## run 1
==> flow/design.v (excerpt) <==
module minimax(
   opt, move,
   grid, column_counts, player, sw, clk
);
clock: 7.94 ns
lec_check: 0
abc_area: 0
cap_margin: 20
cell_pad_in_sites_detail_placement: 0
cell_pad_in_sites_global_placement: 0
core_aspect_ratio: 1.13
core_margin: 2
core_utilization: 58
cts_cluster_diameter: 136
cts_cluster_size: 51
gpl_timing_driven: 1
hold_slack_margin: 0.28
slew_margin: 25
run.sh (not shown) runs the stock make flow with config.mk's settings and CLKGATE_MAP_FILE=.
Run 1 got as far as global routing (5_1_grt), where a tool error ended the run.
The following lists how run 2 was set up differently from run 1:
==> flow/config.mk <==
export PLATFORM = sky130hd
export DESIGN_NAME = minimax
export DESIGN_NICKNAME = minimax
export VERILOG_FILES = /design/flow/design.v
export SDC_FILE = /design/flow/constraint.sdc
export NUM_CORES = 4
export LEC_CHECK = 0
export CAP_MARGIN = 20
export CORE_MARGIN = 2
export CORE_UTILIZATION = 19
export SLEW_MARGIN = 20
==> flow/constraint.sdc <==
create_clock -name core_clock -period 17.2 [get_ports {clk}]
set_input_delay 3.4400 -clock core_clock [delete_from_list [all_inputs] [get_ports {clk}]]
set_output_delay 3.4400 -clock core_clock [all_outputs]
set_load 0.01 [all_outputs]
Run 2 and run 1: one clean run, run 2; the rest did not finish clean. When the final numbers for run 2 and run 1 were put side by side, the standard cell core area turned out to be greater in run 2. Run 2 vs run 1 — overall die height climbed by more than half. Looking at number of instances in the placed design across run 2 and run 1, the one that comes out lower is run 1. Number of buffers inserted to repair setup after CTS down 100 in run 2 wrt run 1. Comparing run 2 and run 1, the lower die width was measured on run 1. Area of the die on run 2 is up relative to run 1.
Relative to run 2, the following input files were edited for run 3:
--- a/flow/config.mk
+++ b/flow/config.mk
@@ -9,3 +9,3 @@
 export CORE_MARGIN = 2
-export CORE_UTILIZATION = 19
+export CORE_UTILIZATION = 40
 export SLEW_MARGIN = 20
==> flow/constraint.sdc <==
create_clock -name core_clock -period 10.7 [get_ports {clk}]
set_input_delay 2.1400 -clock core_clock [delete_from_list [all_inputs] [get_ports {clk}]]
set_output_delay 2.1400 -clock core_clock [all_outputs]
set_load 0.01 [all_outputs]
Results
When run 3 is measured against run 2, its cell row count turns out 45 lower. The number of ordinary and repair buffers in the finished layout in run 3 is 4.1 times that in run 2. Measured against each other, run 3 and run 2 differ in logic share of the area, the lower figure coming from run 3. Final cell area: run 3 above run 2.
diff inputs: run 3 => run 4
--- a/flow/config.mk
+++ b/flow/config.mk
@@ -9,3 +9,4 @@
 export CORE_MARGIN = 2
-export CORE_UTILIZATION = 40
+export CORE_UTILIZATION = 69
+export CTS_CLUSTER_SIZE = 98
 export SLEW_MARGIN = 20
==> flow/constraint.sdc <==
create_clock -name core_clock -period 7.33 [get_ports {clk}]
set_input_delay 1.4660 -clock core_clock [delete_from_list [all_inputs] [get_ports {clk}]]
set_output_delay 1.4660 -clock core_clock [all_outputs]
set_load 0.01 [all_outputs]
[summary]
- Run 4 | ERROR | clock tree synthesis (4_1_cts)
- Looking at height of the die, run 4 sits 24% below run 3.
- Between run 3 and run 4, cell area after placement increased.
- What run 3 reported for core area has to be multiplied by 0.58 to get the figure for run 4.
- Number of core rows came out lower on run 4 than on run 3.
- Going from run 3 to run 4, the die area was shrunk.
- Compared to run 3, run 4 has half-perimeter wire length after detailed placement about 24% higher.
- From run 4 to run 3, count of buffers inserted at the top-level ports did not move at all.
Input-level comparison between run 5 and run 4:
--- a/flow/config.mk
+++ b/flow/config.mk
@@ -9,4 +9,3 @@
 export CORE_MARGIN = 2
-export CORE_UTILIZATION = 69
-export CTS_CLUSTER_SIZE = 98
+export CORE_UTILIZATION = 65
 export SLEW_MARGIN = 20
==> flow/constraint.sdc <==
create_clock -name core_clock -period 10.7 [get_ports {clk}]
set_input_delay 2.1400 -clock core_clock [delete_from_list [all_inputs] [get_ports {clk}]]
set_output_delay 2.1400 -clock core_clock [all_outputs]
set_load 0.01 [all_outputs]
Compared with run 4, in run 5 placed cell area has decreased; post-synthesis area per instance about even; post-synthesis chip area from yosys did not really move; adder and majority gate portion of the synthesized area was more or less identical; number of different library cells in the post-synthesis netlist roughly the same.
Looking at the reports, run 5 completed the entire flow and the layout it produced met the timing, DRC and antenna checks.

---

## violet
Starting RTL as in the previous note.
export LEC_CHECK = 0
export CAP_MARGIN = 20
export CORE_ASPECT_RATIO = 0.5
export CORE_MARGIN = 2
export CORE_UTILIZATION = 72
export CTS_CLUSTER_DIAMETER = 398
export CTS_CLUSTER_SIZE = 98
export PLACE_DENSITY = 0.47
export SETUP_SLACK_MARGIN = 1.19
export SLEW_MARGIN = 20
export TNS_END_PERCENT = 10
create_clock -name core_clock -period 7.26 [get_ports {clk}]
violet did not run to completion, as it errored out during detailed placement (3_5_place_dp).
Modified inputs, ember compared to violet
# violet
export LEC_CHECK = 0
export CAP_MARGIN = 20
export CORE_ASPECT_RATIO = 0.5
export CORE_MARGIN = 2
export CORE_UTILIZATION = 72
export CTS_CLUSTER_DIAMETER = 398
export CTS_CLUSTER_SIZE = 98
export PLACE_DENSITY = 0.47
export SETUP_SLACK_MARGIN = 1.19
export SLEW_MARGIN = 20
export TNS_END_PERCENT = 10
create_clock -name core_clock -period 7.26 [get_ports {clk}]
# ember
export LEC_CHECK = 0
export CAP_MARGIN = 20
export CORE_MARGIN = 2
export CORE_UTILIZATION = 51
export CTS_CLUSTER_SIZE = 62
export SLEW_MARGIN = 20
create_clock -name core_clock -period 8.56 [get_ports {clk}]
==> comparison <==
- violet got as far as detailed placement (3_5_place_dp), where a tool error ended the run.
- From the logs: ember reached the end of the flow and failed the layout checks with setup timing.
- Netlist area before placement came out exactly the same in ember and violet.
- Re starting utilization of the core area: violet was higher than ember.
- Relative to violet, width of the die has decreased by 46 um in ember.

---

## run A
minimax again, from the RTL that the note above started with.
Settings: LEC_CHECK=0, ABC_AREA=0, CAP_MARGIN=30, CELL_PAD_IN_SITES_DETAIL_PLACEMENT=1, CELL_PAD_IN_SITES_GLOBAL_PLACEMENT=1, CORE_ASPECT_RATIO=0.72, CORE_MARGIN=7, CORE_UTILIZATION=25, CTS_CLUSTER_DIAMETER=205, GPL_ROUTABILITY_DRIVEN=0, GPL_TIMING_DRIVEN=1, HOLD_SLACK_MARGIN=-0.05, MIN_ROUTING_LAYER=met2, PLACE_DENSITY_LB_ADDON=0.14, SETUP_SLACK_MARGIN=0.55, SLEW_MARGIN=10; clock period 16.9 ns.
Run A completed end to end with timing, DRC and antenna clean.
--- input diff run A..run B ---
Settings: SETUP_SLACK_MARGIN changed from 0.55 to -0.04; SLEW_MARGIN changed from 10 to 30; CTS_CLUSTER_DIAMETER changed from 205 to 120; HOLD_SLACK_MARGIN removed (was -0.05); CORE_ASPECT_RATIO removed (was 0.72); CORE_UTILIZATION changed from 25 to 65; PLACE_DENSITY_LB_ADDON removed (was 0.14); CAP_MARGIN changed from 30 to 20; CORE_MARGIN changed from 7 to 2; ABC_AREA removed (was 0); GPL_TIMING_DRIVEN removed (was 1); the clock period (ns, I/O delays scaled along) changed from 16.9 to 17.6.
Results
- Run A completed end to end with timing, DRC and antenna clean.
- Tool error GRT-0116 stopped run B during 5_1_grt; no final results.
- Per the comparison of run B with run A, count of standard-cell rows fell 28, overall die height fell 29%, placeable core area fell about 60%, floorplan die area fell 81000 um^2.
- Instance area at placement was higher in run A than in run B.
- Count of placed standard cells including taps (run A / run B): 1.2
- On post-cts resize count: run B sits above run A.
- In run B relative to run A, HPWL reported at the end of detailed placement had gone down by a few percent.
- Run B ended up with a lower die outline width than run A did.
- When the final numbers for run A and run B were put side by side, the floorplan utilization turned out to be smaller in run A.
Here is what was changed in the inputs of run C compared with run B.
Settings: GPL_ROUTABILITY_DRIVEN no longer set, was 0; TNS_END_PERCENT now 5, previously not set; CTS_CLUSTER_DIAMETER no longer set, was 120; SETUP_SLACK_MARGIN no longer set, was -0.04; SLEW_MARGIN now 20, was 30; CELL_PAD_IN_SITES_GLOBAL_PLACEMENT no longer set, was 1; MIN_ROUTING_LAYER no longer set, was met2; CELL_PAD_IN_SITES_DETAIL_PLACEMENT no longer set, was 1; the clock period (ns, I/O delays scaled along) now 7.53, was 17.6.
## What came out
Not one of run B and run C finished clean.
Run B terminated abnormally: 5_1_grt reported GRT-0116.
[run C] number of CTS-inserted buffers rose 1 relative to run B
Core utilization at floorplan: run B vs run C identical
Note that the HPWL after detailed placement recorded for run C amounts to 0.946 times the value seen in run B.
Instance area after placement | run C above run B
## Diff of input files: run D against run C
Settings: CORE_UTILIZATION changed from 65 to 66; MAX_ROUTING_LAYER newly set to met4; TNS_END_PERCENT removed (was 5); the clock period (ns, I/O delays scaled along) changed from 7.53 to 7.73.
Results
Diff run C -> run D | area of placed instances | increase of about 1.3%. Taking run C as the reference, in run D placeable core region went down; die width went down; detailed-placement wirelength estimate went up; number of rows created at floorplan went down; starting density of the core went up. In the tables for run D and run C, post-CTS setup-driven buffer insertion count reads higher with run D. Number of resized instances in the post-cts repair step: run D vs run C up 214. Between run D and run C, it is run D whose die area is lower, by about 1.5%. Compared to run C, run D has final RePlAce weighted congestion 2.8% lower. Run D got as far as 5_1_grt, where a tool error ended the run. Between run D and run C, the register share after synthesis does not differ in any meaningful way.

---

minimax again, from the RTL that the note above started with.
Settings: LEC_CHECK=0, ABC_AREA=1, CAP_MARGIN=20, CELL_PAD_IN_SITES_DETAIL_PLACEMENT=1, CELL_PAD_IN_SITES_GLOBAL_PLACEMENT=1, CORE_ASPECT_RATIO=1.13, CORE_MARGIN=2, CORE_UTILIZATION=15, CTS_CLUSTER_DIAMETER=136, GPL_TIMING_DRIVEN=0, PLACE_DENSITY_LB_ADDON=0.14, SETUP_SLACK_MARGIN=2.27, SLEW_MARGIN=25; clock period 9.33 ns.
The baseline finished with negative setup slack left.
Next try:
==> flow/config.mk (replaced) <==
export PLATFORM = sky130hd
export DESIGN_NAME = minimax
export DESIGN_NICKNAME = minimax
export VERILOG_FILES = /design/flow/design.v
export SDC_FILE = /design/flow/constraint.sdc
export NUM_CORES = 4
export LEC_CHECK = 0
export CAP_MARGIN = 20
export CORE_MARGIN = 2
export CORE_UTILIZATION = 56
export SLEW_MARGIN = 20
==> flow/constraint.sdc (replaced) <==
create_clock -name core_clock -period 6.0 [get_ports {clk}]
set_input_delay 1.2000 -clock core_clock [delete_from_list [all_inputs] [get_ports {clk}]]
set_output_delay 1.2000 -clock core_clock [all_outputs]
set_load 0.01 [all_outputs]
The new run ended with an error in global routing, error GRT-0232.
Die area shrinks by well over a third.
Synthesized cell count shrinks by about a fifth.
Synthesized area grows by a few percent.
Next try:
--- a/flow/config.mk
+++ b/flow/config.mk
@@ -10 +10,2 @@
-export CORE_UTILIZATION = 56
+export CORE_UTILIZATION = 58
+export SETUP_SLACK_MARGIN = 1.38
@@ -11,0 +13 @@
+export TNS_END_PERCENT = 5
Result: The new run aborted during global routing; synthesized area is unchanged; synthesized cell count does not change; die size came out lower by 3.4%.
Next try:
--- a/flow/config.mk
+++ b/flow/config.mk
@@ -10 +10,2 @@
-export CORE_UTILIZATION = 58
+export CORE_UTILIZATION = 66
+export MAX_ROUTING_LAYER = met4
==> flow/constraint.sdc (replaced) <==
create_clock -name core_clock -period 8.22 [get_ports {clk}]
set_input_delay 1.6440 -clock core_clock [delete_from_list [all_inputs] [get_ports {clk}]]
set_output_delay 1.6440 -clock core_clock [all_outputs]
set_load 0.01 [all_outputs]
The new run did not get past global routing with GRT-0232.
Synthesized area stays the same.
Synthesized cell count is unchanged.
Die area shrinks by 12%.

---

Starting RTL as in the previous note.
Design minimax, start of the top module:
module minimax(
   opt, move,
   grid, column_counts, player, sw, clk
);
input [83:0] grid;
input [20:0] column_counts;
input player;
input sw;
input clk;
output [6:0] opt;
output move;
reg [83:0] grid_copy;
reg [83:0] grid_copy_2;
reg aimoved;
reg opponentmoved;
reg [6:0] ai;
reg [6:0] opponent;
reg [2:0] index;
reg move_r;
assign move = move_r;
reg initial_score;
reg [6:0] count;  
reg [2:0] column;
reg [6:0] opt_r;
assign opt = opt_r;
wire [8:0] optscore;
reg [8:0] optscore_r;
assign optscore = optscore_r;
wire [8:0] score;
wire [8:0] curscore;
reg [8:0] curscore_r;
assign curscore = curscore_r;
score score_(
   .score (score),
   .grid (grid_copy_2), .ai (ai), .opponent (opponent), .clk (clk)
    );
always @(posedge clk)
begin
  if (player == 0 || !sw)
  begin
    count = 0;
    move_r = 0;
    optscore_r = 0;
    opt_r = 1;
	 curscore_r = 0;
  end
  else if (count == 105)
  begin
    if(curscore >= optscore && aimoved)
    begin
      opt_r = ai;
      optscore_r = curscore_r;
    end
    move_r = 1;
    count = (count + 1) % 128;
  end
  else if (count > 105)
  begin
    move_r = 0;
  ...
export LEC_CHECK = 0
export ABC_AREA = 1
export CAP_MARGIN = 20
export CELL_PAD_IN_SITES_DETAIL_PLACEMENT = 1
export CELL_PAD_IN_SITES_GLOBAL_PLACEMENT = 1
export CORE_ASPECT_RATIO = 1.13
export CORE_MARGIN = 2
export CORE_UTILIZATION = 15
export CTS_CLUSTER_DIAMETER = 205
export GPL_TIMING_DRIVEN = 0
export MIN_ROUTING_LAYER = met2
export PLACE_DENSITY_LB_ADDON = 0.14
export SETUP_SLACK_MARGIN = 2.27
export SLEW_MARGIN = 10
create_clock -name core_clock -period 9.33 [get_ports {clk}]
The first run completed and failed the layout checks on setup timing.
==> next run, changes <==
ABC_AREA = 0   (was 1)
CELL_PAD_IN_SITES_DETAIL_PLACEMENT = 0   (was 1)
CELL_PAD_IN_SITES_GLOBAL_PLACEMENT = 0   (was 1)
CORE_UTILIZATION = 44   (was 15)
CTS_CLUSTER_DIAMETER = 136   (was 205)
GPL_TIMING_DRIVEN = 1   (was 0)
MIN_ROUTING_LAYER = not set   (was met2)
PLACE_DENSITY = 0.77   (was not set)
PLACE_DENSITY_LB_ADDON = not set   (was 0.14)
SETUP_SLACK_MARGIN = not set   (was 2.27)
SLEW_MARGIN = 25   (was 10)
=>
- The changed run finished but failed the layout checks on setup timing
- setup slack is better by 84 ps
- routed wire length came out lower by 29%
- combinational power came out lower by about 28%
- final cell count came out lower by about 30%
- total power came out lower by about 23%
- critical path depth came out lower by 14
- flip-flop count does not change
- sequential share of layout area came out lower by 0.20 points
- fmax came out higher by about 0.8%
- non-clock buffer count came out higher by 509
- cell area came out higher by 1.2%
==> next run, changes <==
CORE_UTILIZATION = 65   (was 44)
HOLD_SLACK_MARGIN = -0.09   (was not set)
MAX_ROUTING_LAYER = met4   (was not set)
PLACE_DENSITY = not set   (was 0.77)
TNS_END_PERCENT = 5   (was not set)
clock period = 10.4 ns   (was 9.33 ns; I/O delays follow)
Outcome: The new run finished with setup timing left; sequential share of layout area increases by 2.7 points; total power decreases by 29%; worst setup slack gains 990 ps; maximum frequency decreases by 0.72%; worst hold slack loses 4.1 ps; wire length decreases by 7.9%; global-route usage increases by 14 points; final cell count decreases by 16%; synthesized cell count stays the same; final area decreases by 16%; sequential power decreases by about 10%.
==> next run, changes <==
CORE_UTILIZATION = 58   (was 65)
CTS_CLUSTER_DIAMETER = 346   (was 136)
MAX_ROUTING_LAYER = not set   (was met4)
clock period = 5.96 ns   (was 10.4 ns; I/O delays follow)
After rerunning: The new run ran to the end with violations: setup timing. Worst hold slack gains 19 ps. Setup slack got worse by 4700 ps. Final area increases by 19%.
==> next run, changes <==
ABC_AREA = not set   (was 0)
CELL_PAD_IN_SITES_DETAIL_PLACEMENT = not set   (was 0)
CELL_PAD_IN_SITES_GLOBAL_PLACEMENT = not set   (was 0)
CORE_ASPECT_RATIO = not set   (was 1.13)
CTS_CLUSTER_DIAMETER = not set   (was 346)
CTS_CLUSTER_SIZE = 62   (was not set)
GPL_TIMING_DRIVEN = not set   (was 1)
HOLD_SLACK_MARGIN = not set   (was -0.09)
SLEW_MARGIN = 20   (was 25)
TNS_END_PERCENT = not set   (was 5)
clock period = 8.56 ns   (was 5.96 ns; I/O delays follow)
The new run aborted during global routing on GRT-0232. Area after synthesis is unchanged. Die area barely changes. Synthesized cell count is unchanged.
==> next run, changes <==
CORE_UTILIZATION = 72   (was 58)
CTS_CLUSTER_DIAMETER = 394   (was not set)
CTS_CLUSTER_SIZE = not set   (was 62)
clock period = 7.79 ns   (was 8.56 ns; I/O delays follow)
The new run never finished: it broke off in clock tree synthesis.
Die size came out lower by about a fifth.
Area after synthesis stays the same.
Synthesized cell count does not change.
Power is estimated from default activity; no workload was simulated.
